==> run M: inputs <==
// processor
module processor
(
	output reg w_en,
	output reg done,
	output reg [7:0] addr,
	output reg [31:0] data_out,
	input clk,
	input rst_n,
	input start,
	input [31:0] data_in
);
Settings: LEC_CHECK=0, ABC_AREA=1, CAP_MARGIN=5, CORE_MARGIN=2, CORE_UTILIZATION=71, CTS_CLUSTER_DIAMETER=102, CTS_CLUSTER_SIZE=32, GPL_ROUTABILITY_DRIVEN=0, GPL_TIMING_DRIVEN=1, PLACE_DENSITY=0.37, SLEW_MARGIN=20; clock period 4.46 ns.
run.sh (not shown) runs the stock make flow with config.mk's settings and CLKGATE_MAP_FILE=.
==> run Y (differences from run M) <==
ABC_AREA = not set   (was 1)
CAP_MARGIN = 20   (was 5)
CORE_UTILIZATION = 72   (was 71)
CTS_CLUSTER_DIAMETER = not set   (was 102)
CTS_CLUSTER_SIZE = not set   (was 32)
GPL_ROUTABILITY_DRIVEN = not set   (was 0)
GPL_TIMING_DRIVEN = not set   (was 1)
PLACE_DENSITY = not set   (was 0.37)
PLACE_DENSITY_LB_ADDON = 0.25   (was not set)
SETUP_SLACK_MARGIN = 0.74   (was not set)
==> flow/constraint.sdc (replaced) <==
create_clock -name core_clock -period 6.55 [get_ports {clk}]
set_input_delay 1.3100 -clock core_clock [delete_from_list [all_inputs] [get_ports {clk}]]
set_output_delay 1.3100 -clock core_clock [all_outputs]
set_load 0.01 [all_outputs]
==> results <==
item                                                                               run M         run Y
Non-clock buffers                                                                    176            87
Post-detail-place hpwl                                                          29400 um      24400 um
Count of non-filler cells in the finished layout                                    2056          1571
Wire length of the first global-routing pass                                    58400 um      49600 um
Portion of the post-synthesis area used by sequential elements                     0.161         0.173
Summed instance area of the synthesized netlist                              12500 sq um   11600 sq um
Placed instance area                                                         14000 sq um   12600 sq um
Non-clock buffer share of cell area                                                0.106        0.0655
Post-route design area                                                       14800 sq um   12800 sq um
Cell count listed in synth_stat.txt                                                 1684          1297
Post-synth net total                                                                2010          1623
Reg2reg setup slack                                                             -0.17 ns       0.98 ns
Combinational Area                                                            9040 sq um    8520 sq um
Outcome                                                         finished with violations  timing/DRC/antenna clean
Violated checks                                                             setup timing             -
Mean number of vias per cell                                                        5.96          6.06

---

==> inputs of build 10 <==
==> flow/design.v <==
module processor
(
	output reg w_en,
	output reg done,
	output reg [7:0] addr,
	output reg [31:0] data_out,
	input clk,
	input rst_n,
	input start,
	input [31:0] data_in
);
	parameter RESET = 3'd0;
	parameter READ_DATA = 3'd1;
	parameter READ_INSTRUCTON = 3'd2;
	parameter DELAY = 3'd3;
	parameter EXECUTE = 3'd4;
	parameter ADD = 3'd0;
	parameter SUB = 3'd1;
	parameter MUL = 3'd2;
	parameter TR = 3'd3;
	parameter DET = 3'd4;
	reg [2:0] cs,ns;
	reg [1:0] read_data_counter;
	reg [3:0] a11,a12,a21,a22,b11,b12,b21,b22;
	always@(posedge clk or negedge rst_n)begin
		if(~rst_n) cs <= RESET;
		else cs <= ns;
	end
	always@(*)begin
		case(cs)
			RESET : ns = (start & rst_n) ? READ_DATA : RESET;
			READ_DATA : ns = (read_data_counter == 2) ? READ_INSTRUCTON : READ_DATA;
			READ_INSTRUCTON : ns = DELAY;
			DELAY : ns = EXECUTE;
			EXECUTE : ns = RESET;
			default : ns = RESET;
		endcase
	end
	always@(posedge clk or negedge rst_n)begin
		if(~rst_n)begin
			done <= 0;
			w_en <= 0;
			addr <= 8'd255;
			data_out <= 0;
			read_data_counter <= 0;
			a11 <= 0;
			a12 <= 0;
			a21 <= 0; 
			a22 <= 0;
			b11 <= 0;
			b12 <= 0;
			b21 <= 0;
			b22 <= 0;	
		end
		else begin
			case(ns)
				RESET : begin
					done <= 0;
					w_en <= 0;
					addr <= 8'd255;
					data_out <= 0;
					read_data_counter <= 0;
					a11 <= 0;
					a12 <= 0;
					a21 <= 0; 
					a22 <= 0;
					b11 <= 0;
					b12 <= 0;
					b21 <= 0;
					b22 <= 0;
				end
				READ_DATA : begin
					done <= 0;
					w_en <= 0;
					addr <= 8'd255;
					data_out <= 0;
					read_data_counter <= read_data_counter + 1;
					a11 <= data_in[3:0];
					a12 <= data_in[7:4];
					a21 <= data_in[11:8]; 
					a22 <= data_in[15:12];
					b11 <= data_in[19:16];
					b12 <= data_in[23:20];
					b21 <= data_in[27:24];
					b22 <= data_in[31:28];
				end
				READ_INSTRUCTON : begin
					done <= 0;
					w_en <= 0;
					addr <= 0;
					data_out <= 0;
					read_data_counter <= 0;
					a11 <= a11;
					a12 <= a12;
					a21 <= a21; 
					a22 <= a22;
					b11 <= b11;
					b12 <= b12;
					b21 <= b21;
					b22 <= b22;
				end
				DELAY : begin
					done <= done;
					w_en <= w_en;
					addr <= addr;
					data_out <= 0;
					read_data_counter <= 0;
					a11 <= a11;
					a12 <= a12;
					a21 <= a21; 
					a22 <= a22;
					b11 <= b11;
					b12 <= b12;
					b21 <= b21;
					b22 <= b22;
				end
				EXECUTE : begin
					addr <= data_in[7:0];
					read_data_counter <= read_data_counter;
					a11 <= a11;
					a12 <= a12;
					a21 <= a21; 
					a22 <= a22;
					b11 <= b11;
					b12 <= b12;
					b21 <= b21;
					b22 <= b22;
					case(data_in[31:29])
						ADD : begin
							done <= 1;
							w_en <= 1;
							data_out [7:0] <= $signed(a11) + $signed(b11);
							data_out [15:8] <= $signed(a12) + $signed(b12);
							data_out [23:16] <= $signed(a21) + $signed(b21);
							data_out [31:24] <= $signed(a22) + $signed(b22);
						end
						SUB : begin
							done <= 1;
							w_en <= 1;
							data_out [7:0] <= $signed(a11) - $signed(b11);
							data_out [15:8] <= $signed(a12) - $signed(b12);
							data_out [23:16] <= $signed(a21) - $signed(b21);
							data_out [31:24] <= $signed(a22) - $signed(b22);
						end
						MUL : begin
							done <= 1;
							w_en <= 1;
							data_out [7:0] <= ($signed(a11) * $signed(b11)) + ($signed(a12) * $signed(b21));
							data_out [15:8] <= ($signed(a11) * $signed(b12)) + ($signed(a12) * $signed(b22));
							data_out [23:16] <= ($signed(a21) * $signed(b11)) + ($signed(a22) * $signed(b21));
							data_out [31:24] <= ($signed(a21) * $signed(b12)) + ($signed(a22) * $signed(b22));
						end
						TR : begin
							done <= 1;
							w_en <= 1;
							data_out [7:0] <= {a11[3],a11[3],a11[3],a11[3],a11};
							data_out [15:8] <= {a21[3],a21[3],a21[3],a21[3],a21};
							data_out [23:16] <= {a12[3],a12[3],a12[3],a12[3],a12};
							data_out [31:24] <= {a22[3],a22[3],a22[3],a22[3],a22};
						end
						DET : begin
							done <= 1;
							w_en <= 1;
							data_out <= ($signed(a11) * $signed(a22)) - ($signed(a12) * $signed(a21));
						end
						default : begin
							done <= 0;
							w_en <= 0;
						end
					endcase
				end
			endcase
		end
	end
endmodule
==> flow/run.sh <==
#!/bin/bash
# the make line also repeats each setting of config.mk as NAME=value (left out here)
make -C /OpenROAD-flow-scripts/flow DESIGN_CONFIG=/design/flow/config.mk WORK_HOME=/design/flow/orfs CLKGATE_MAP_FILE= finish
==> flow/config.mk <==
export PLATFORM = sky130hd
export DESIGN_NAME = processor
export DESIGN_NICKNAME = processor
export VERILOG_FILES = /design/flow/design.v
export SDC_FILE = /design/flow/constraint.sdc
export NUM_CORES = 4
export LEC_CHECK = 0
export CAP_MARGIN = 20
export CORE_MARGIN = 3
export CORE_UTILIZATION = 50
export CTS_CLUSTER_DIAMETER = 101
export CTS_CLUSTER_SIZE = 100
export HOLD_SLACK_MARGIN = -0.06
export PLACE_DENSITY = 0.37
export SLEW_MARGIN = 20
==> flow/constraint.sdc <==
create_clock -name core_clock -period 7.0 [get_ports {clk}]
set_input_delay 1.4000 -clock core_clock [delete_from_list [all_inputs] [get_ports {clk}]]
set_output_delay 1.4000 -clock core_clock [all_outputs]
set_load 0.01 [all_outputs]
==> inputs of build 77, as changes to build 10 <==
CORE_MARGIN = 2   (was 3)
CORE_UTILIZATION = 72   (was 50)
CTS_CLUSTER_DIAMETER = 28   (was 101)
CTS_CLUSTER_SIZE = not set   (was 100)
HOLD_SLACK_MARGIN = not set   (was -0.06)
MAX_ROUTING_LAYER = met4   (was not set)
PLACE_DENSITY = not set   (was 0.37)
SETUP_SLACK_MARGIN = 1.33   (was not set)
==> flow/constraint.sdc (replaced) <==
create_clock -name core_clock -period 4.7 [get_ports {clk}]
set_input_delay 0.9400 -clock core_clock [delete_from_list [all_inputs] [get_ports {clk}]]
set_output_delay 0.9400 -clock core_clock [all_outputs]
set_load 0.01 [all_outputs]
==> inputs of trial 13, as changes to build 10 <==
ABC_AREA = 1   (was not set)
CORE_MARGIN = 2   (was 3)
CORE_UTILIZATION = 56   (was 50)
CTS_CLUSTER_DIAMETER = 371   (was 101)
CTS_CLUSTER_SIZE = 99   (was 100)
HOLD_SLACK_MARGIN = not set   (was -0.06)
PLACE_DENSITY = not set   (was 0.37)
PLACE_DENSITY_LB_ADDON = 0.16   (was not set)
TNS_END_PERCENT = 20   (was not set)
==> flow/constraint.sdc (replaced) <==
create_clock -name core_clock -period 5.06 [get_ports {clk}]
set_input_delay 1.0120 -clock core_clock [delete_from_list [all_inputs] [get_ports {clk}]]
set_output_delay 1.0120 -clock core_clock [all_outputs]
set_load 0.01 [all_outputs]
==> inputs of build 9, as changes to build 10 <==
CAP_MARGIN = 15   (was 20)
CELL_PAD_IN_SITES_DETAIL_PLACEMENT = 1   (was not set)
CORE_MARGIN = 4   (was 3)
CORE_UTILIZATION = 40   (was 50)
CTS_CLUSTER_DIAMETER = 373   (was 101)
CTS_CLUSTER_SIZE = 59   (was 100)
GPL_TIMING_DRIVEN = 1   (was not set)
HOLD_SLACK_MARGIN = 0.25   (was -0.06)
MAX_ROUTING_LAYER = met4   (was not set)
MIN_ROUTING_LAYER = met1   (was not set)
PLACE_DENSITY = not set   (was 0.37)
==> results <==
item	build 9	build 10	build 77	trial 13
Adder and majority gate portion of the synthesized area	0.407	0.407	0.407	0.377
Met2 wire length	16900 µm	14200 µm	17400 µm	17100 µm
Buffer share of cell area	0.0673	0.0657	0.104	0.0739
Pin count of the biggest net entering global routing	67	59	53	51
Total Routing Usage GR	0.245	0.275	0.457	0.316
Synth mux share	0.00733	0.00733	0.00733	0
Core area	28600 µm²	22700 µm²	15800 µm²	21900 µm²
Worst skew pair latency	360 ps	350 ps	360 ps	360 ps
HPWL reported at the end of detailed placement	29200 µm	26000 µm	27100 µm	29800 µm
Depth of the critical timing path with buffers and inverters included	19	19	16	16
Starting DRT DRC Count	577	630	1185	805
Run status	timing/DRC/antenna clean	timing/DRC/antenna clean	finished with violations	timing/DRC/antenna clean
Violated checks	-	-	negative setup slack	-
Tally of OpenROAD warnings	56	58	61	56
Relative area of clock buffers and inverters in the final design	0.0241	0.0212	0.0217	0.0222
